==> flow/design.v (excerpt) <==
module comp_mult_top #(
parameter NO_MULT   = 4     ,  
parameter APB_BADDR = 0     ,  
parameter SYS_AW    = 16    ,  
parameter REG_DW    = 16       
)(
input                    clk         ,  
input                    rst_n       ,  
input      [ SYS_AW-1:0] apb_paddr   ,  
input                    apb_psel    ,  
input                    apb_penable ,  
input                    apb_pwrite  ,  
input      [REG_DW -1:0] apb_pwdata  ,  
output                   apb_pready  ,  
output reg [REG_DW -1:0] apb_prdata  ,  
output reg               apb_pslverr ,  
output reg               mem_ce      ,  
output reg               mem_we      ,  
output reg [SYS_AW -1:0] mem_addr    ,  
output reg [     8 -1:0] mem_wr_data ,  
input      [     8 -1:0] mem_rd_data    
);
clock: 9.98 ns
lec_check: 0
abc_area: 1
cap_margin: 10
cell_pad_in_sites_detail_placement: 1
core_margin: 7
core_utilization: 41
cts_cluster_size: 40
gpl_routability_driven: 1
gpl_timing_driven: 1
hold_slack_margin: 0.19
max_routing_layer: met5
place_density_lb_addon: 0.17
setup_slack_margin: 0.67
slew_margin: 20
run.sh (not shown) runs the stock make flow with config.mk's settings and CLKGATE_MAP_FILE=.
Change:
ABC_AREA = default   (was 1)
CAP_MARGIN = 20   (was 10)
CELL_PAD_IN_SITES_DETAIL_PLACEMENT = default   (was 1)
CORE_MARGIN = 2   (was 7)
CORE_UTILIZATION = 52   (was 41)
CTS_CLUSTER_SIZE = default   (was 40)
GPL_ROUTABILITY_DRIVEN = default   (was 1)
GPL_TIMING_DRIVEN = default   (was 1)
HOLD_SLACK_MARGIN = default   (was 0.19)
MAX_ROUTING_LAYER = default   (was met5)
PLACE_DENSITY_LB_ADDON = default   (was 0.17)
SETUP_SLACK_MARGIN = default   (was 0.67)
clock period = 5.52 ns   (was 9.98 ns; I/O delays follow)
Outcome: This time the run finished with setup timing left. Cell area goes up by a little under a tenth. Flip-flop count does not change. Core utilization goes up by 22 points.

* * *

run A:
Starting RTL as in the previous note.
Settings: LEC_CHECK=0, CAP_MARGIN=20, CORE_MARGIN=2, CORE_UTILIZATION=29, SLEW_MARGIN=20; clock period 11.3 ns.
## Diff of input files: run B against run A
- a change of CORE_UTILIZATION from 29 to 40
- a change of the clock period (ns, I/O delays scaled along) from 11.3 to 11.4
## What came out
A slowest library cell on the worst path of sky130_fd_sc_hd__xnor2_1 is what run B shows, while sky130_fd_sc_hd__or4b_2 belongs to run A. The instance count of the mapped netlist was comparable across run A and run B. Run B ended with less design area than run A. Diff run A -> run B: weighted congestion at the end of routability-driven global placement increased 2.1%; fraction of standard cell area that is sequential went up 0.34 points. Comparing total routing usage reported by global routing for run A and run B, the bigger number came from run B. On worst hold slack, run B does better than run A.
## Diff of input files: run C against run B
- CELL_PAD_IN_SITES_DETAIL_PLACEMENT newly set to 1
- CORE_ASPECT_RATIO newly set to 0.65
- MIN_ROUTING_LAYER newly set to met2
- the clock period (ns, I/O delays scaled along) changed from 11.4 to 10.0
Results
[run C vs run B] global-route usage: higher in run C
Compared with run B, run C is the more power-hungry design.
In the flow results for run B and run C, the number of standard cells in the final layout excluding fillers is smaller on run B.

* * *

== purple ==
Starting RTL as in the previous note.
clock: 9.03 ns
lec_check: 0
cap_margin: 0
core_margin: 2
core_utilization: 66
cts_cluster_diameter: 29
setup_slack_margin: 1.24
slew_margin: 20
--- input diff purple..green ---
diff --git a/flow/config.mk b/flow/config.mk
--- a/flow/config.mk
+++ b/flow/config.mk
@@ -7,7 +7,7 @@
 export LEC_CHECK = 0
-export CAP_MARGIN = 0
+export CAP_MARGIN = 20
 export CORE_MARGIN = 2
 export CORE_UTILIZATION = 66
-export CTS_CLUSTER_DIAMETER = 29
-export SETUP_SLACK_MARGIN = 1.24
+export HOLD_SLACK_MARGIN = 0.28
+export SETUP_SLACK_MARGIN = -0.49
 export SLEW_MARGIN = 20
==> flow/constraint.sdc <==
create_clock -name core_clock -period 7.58 [get_ports {clk}]
set_input_delay 1.5160 -clock core_clock [delete_from_list [all_inputs] [get_ports {clk}]]
set_output_delay 1.5160 -clock core_clock [all_outputs]
set_load 0.01 [all_outputs]
==> results <==
STATUS run=green STAGES=ALL_DONE FINAL_CHECKS=FAILED CAUSE=setup timing
Number of fillers in the final layout (green vs. purple) decreases by a few percent
Summary of green over purple: area after synthesis has remained practically unchanged; combined global-route utilization of all metal layers has increased; routed length on met2 has decreased.
Comparing the two runs side by side, green comes out behind purple on first-pass GRT wire length.
The final non-filler cell total in green sits 106 above the value recorded for purple.
Higher wire length on met1 among purple and green: green
Total met3 wirelength after detailed routing across purple and green: no real change.
On logic gate fraction of the total cell area: between purple and green, it ends up higher for purple.
The total of cells resized after clock tree synthesis of green falls short of that of purple by 51.

* * *

the baseline:
Starting RTL as in the previous note.
Settings: LEC_CHECK=0, ABC_AREA=1, CAP_MARGIN=15, CORE_ASPECT_RATIO=0.5, CORE_MARGIN=2, CORE_UTILIZATION=72, CTS_CLUSTER_DIAMETER=235, CTS_CLUSTER_SIZE=40, GPL_ROUTABILITY_DRIVEN=0, GPL_TIMING_DRIVEN=1, HOLD_SLACK_MARGIN=-0.05, SETUP_SLACK_MARGIN=1.18, SLEW_MARGIN=20, TNS_END_PERCENT=15; clock period 4.86 ns.
The baseline never completed, since it errored out during 5_1_grt.
Here is what was changed in the inputs of the candidate compared with the baseline.
Settings: clearing HOLD_SLACK_MARGIN, which used to be -0.05; clearing ABC_AREA, which used to be 1; clearing TNS_END_PERCENT, which used to be 15; clearing SETUP_SLACK_MARGIN, which used to be 1.18; clearing CTS_CLUSTER_DIAMETER, which used to be 235; clearing CTS_CLUSTER_SIZE, which used to be 40; clearing GPL_ROUTABILITY_DRIVEN, which used to be 0; swapping 72 for 40 in CORE_UTILIZATION; clearing GPL_TIMING_DRIVEN, which used to be 1; swapping 15 for 20 in CAP_MARGIN; clearing CORE_ASPECT_RATIO, which used to be 0.5; swapping 4.86 for 10.0 in the clock period (ns, I/O delays scaled along).
### Flow results
- Status | the candidate and the baseline | clean except the baseline
- The baseline did not make it past 5_1_grt, where a tool error ended it.
- Looking at largest non-sequential cell family by area, the simple AND/OR/NAND/NOR gates result is from the baseline; the adder cells one comes from the candidate.
- Average footprint of a synthesized cell in the candidate is 1.7 um^2 higher than in the baseline
- The candidate vs the baseline: number of unique standard cell types used by synthesis up by more than a quarter
- Looking at the candidate and the baseline, the sink count of the clock tree is a wash.
- The candidate gives more die height than the baseline did.
- Synthesized-area fraction occupied by and/or/nand/nor cells in the candidate is 10 points below the baseline.
- The baseline → the candidate: cell area after synthesis lower; overall chip area went up.
- | portion of the post-synthesis area used by sequential elements | the candidate vs the baseline | 1.7 points higher |
- NOTE yosys synthesis chip area the baseline->the candidate decreased by a little under 10%

* * *

run 1:
Starting RTL as in the previous note.
export LEC_CHECK = 0
export ABC_AREA = 1
export CAP_MARGIN = 25
export CORE_ASPECT_RATIO = 1.42
export CORE_MARGIN = 8
export CORE_UTILIZATION = 72
export CTS_CLUSTER_DIAMETER = 227
export CTS_CLUSTER_SIZE = 98
export GPL_ROUTABILITY_DRIVEN = 0
export GPL_TIMING_DRIVEN = 1
export HOLD_SLACK_MARGIN = 0.19
export PLACE_DENSITY_LB_ADDON = 0.3
export SLEW_MARGIN = 20
export TNS_END_PERCENT = 20
create_clock -name core_clock -period 9.98 [get_ports {clk}]
The following lists how run 2 was set up differently from run 1:
- swapping 25 for 5 in CAP_MARGIN
- putting CELL_PAD_IN_SITES_DETAIL_PLACEMENT at 1 where nothing was set
- swapping 8 for 7 in CORE_MARGIN
- clearing CORE_ASPECT_RATIO, which used to be 1.42
- swapping 98 for 95 in CTS_CLUSTER_SIZE
- swapping 20 for 40 in SLEW_MARGIN
- clearing TNS_END_PERCENT, which used to be 20
- swapping 0 for 1 in GPL_ROUTABILITY_DRIVEN
- swapping 0.3 for 0.17 in PLACE_DENSITY_LB_ADDON
- putting SETUP_SLACK_MARGIN at 0.67 where nothing was set
- swapping 227 for 279 in CTS_CLUSTER_DIAMETER
- putting MAX_ROUTING_LAYER at met4 where nothing was set
- swapping 1 for 0 in ABC_AREA
- swapping 1 for 0 in GPL_TIMING_DRIVEN
- swapping 72 for 41 in CORE_UTILIZATION
Findings:
- No stage failed in run 2, and the final checks on the layout all came back clean.
- When run 2 is measured against run 1, its peak fanout along the critical path turns out 5 lower.
- Going from run 1 to run 2, via count of the first global-routing pass shrank by more than 10%.
- Run 1 has a lower total die area than run 2.
- In the metrics for run 1 and run 2, the one carrying the lower adder-cell area share of the yosys netlist is run 1.
- Between run 1 and run 2, the flow reports wire length decreasing by a few percent.
- Going from run 1 to run 2, the total nets after synthesis was found to have gone down by 870.
- Max freq run 1 -> run 2: degraded
- From run 1 to run 2 the numbers moved as follows: transition time at the pin with the least slew margin went down, source-to-sink clock delay at the later pin of the worst-skew pair now larger, detailed-routed wire length on met2 comparable, global-route usage decreased 13 points.
Input-level comparison between run 3 and run 2:
- CELL_PAD_IN_SITES_DETAIL_PLACEMENT no longer set, was 1
- CTS_CLUSTER_DIAMETER now 227, was 279
- CORE_UTILIZATION now 45, was 41
- CTS_CLUSTER_SIZE now 98, was 95
- ABC_AREA now 1, was 0
- CORE_MARGIN now 8, was 7
- MAX_ROUTING_LAYER no longer set, was met4
- SLEW_MARGIN now 20, was 40
- CAP_MARGIN now 25, was 5
- GPL_ROUTABILITY_DRIVEN now 0, was 1
- GPL_TIMING_DRIVEN now 1, was 0
- TNS_END_PERCENT now 20, previously not set
- PLACE_DENSITY_LB_ADDON now 0.3, was 0.17
- SETUP_SLACK_MARGIN no longer set, was 0.67
[summary]
In summary, run 3 completed successfully, with a layout that passed the timing, design-rule and antenna checks. Per the comparison of run 3 with run 2, post-synth area from yosys stat increased about 8%, layout buffering overhead excluding clock cells now sits lower, synthesized cell count climbed 870.
Here is what was changed in the inputs of run 4 compared with run 3.
- TNS_END_PERCENT: 20 -> 5
- CTS_CLUSTER_DIAMETER: 227 -> unset
- CORE_UTILIZATION: 45 -> 60
- CORE_MARGIN: 8 -> 2
- GPL_ROUTABILITY_DRIVEN: 0 -> unset
- GPL_TIMING_DRIVEN: 1 -> unset
- HOLD_SLACK_MARGIN: 0.19 -> unset
- PLACE_DENSITY_LB_ADDON: 0.3 -> unset
- CAP_MARGIN: 25 -> 20
- the clock period (ns, I/O delays scaled along): 9.98 -> 5.15
[flow] run 4 | stages: complete | final checks: fail | reason: negative setup slack
Changes observed in run 4 relative to run 3: first-pass GRT wire length went up about 20%, clock-pin slew on the worst setup and hold paths held, worst hold slack went up 0.017 ns, depth of the critical timing path with buffers and inverters included went up 7.9%.
Power and IR drop assume default switching activity.
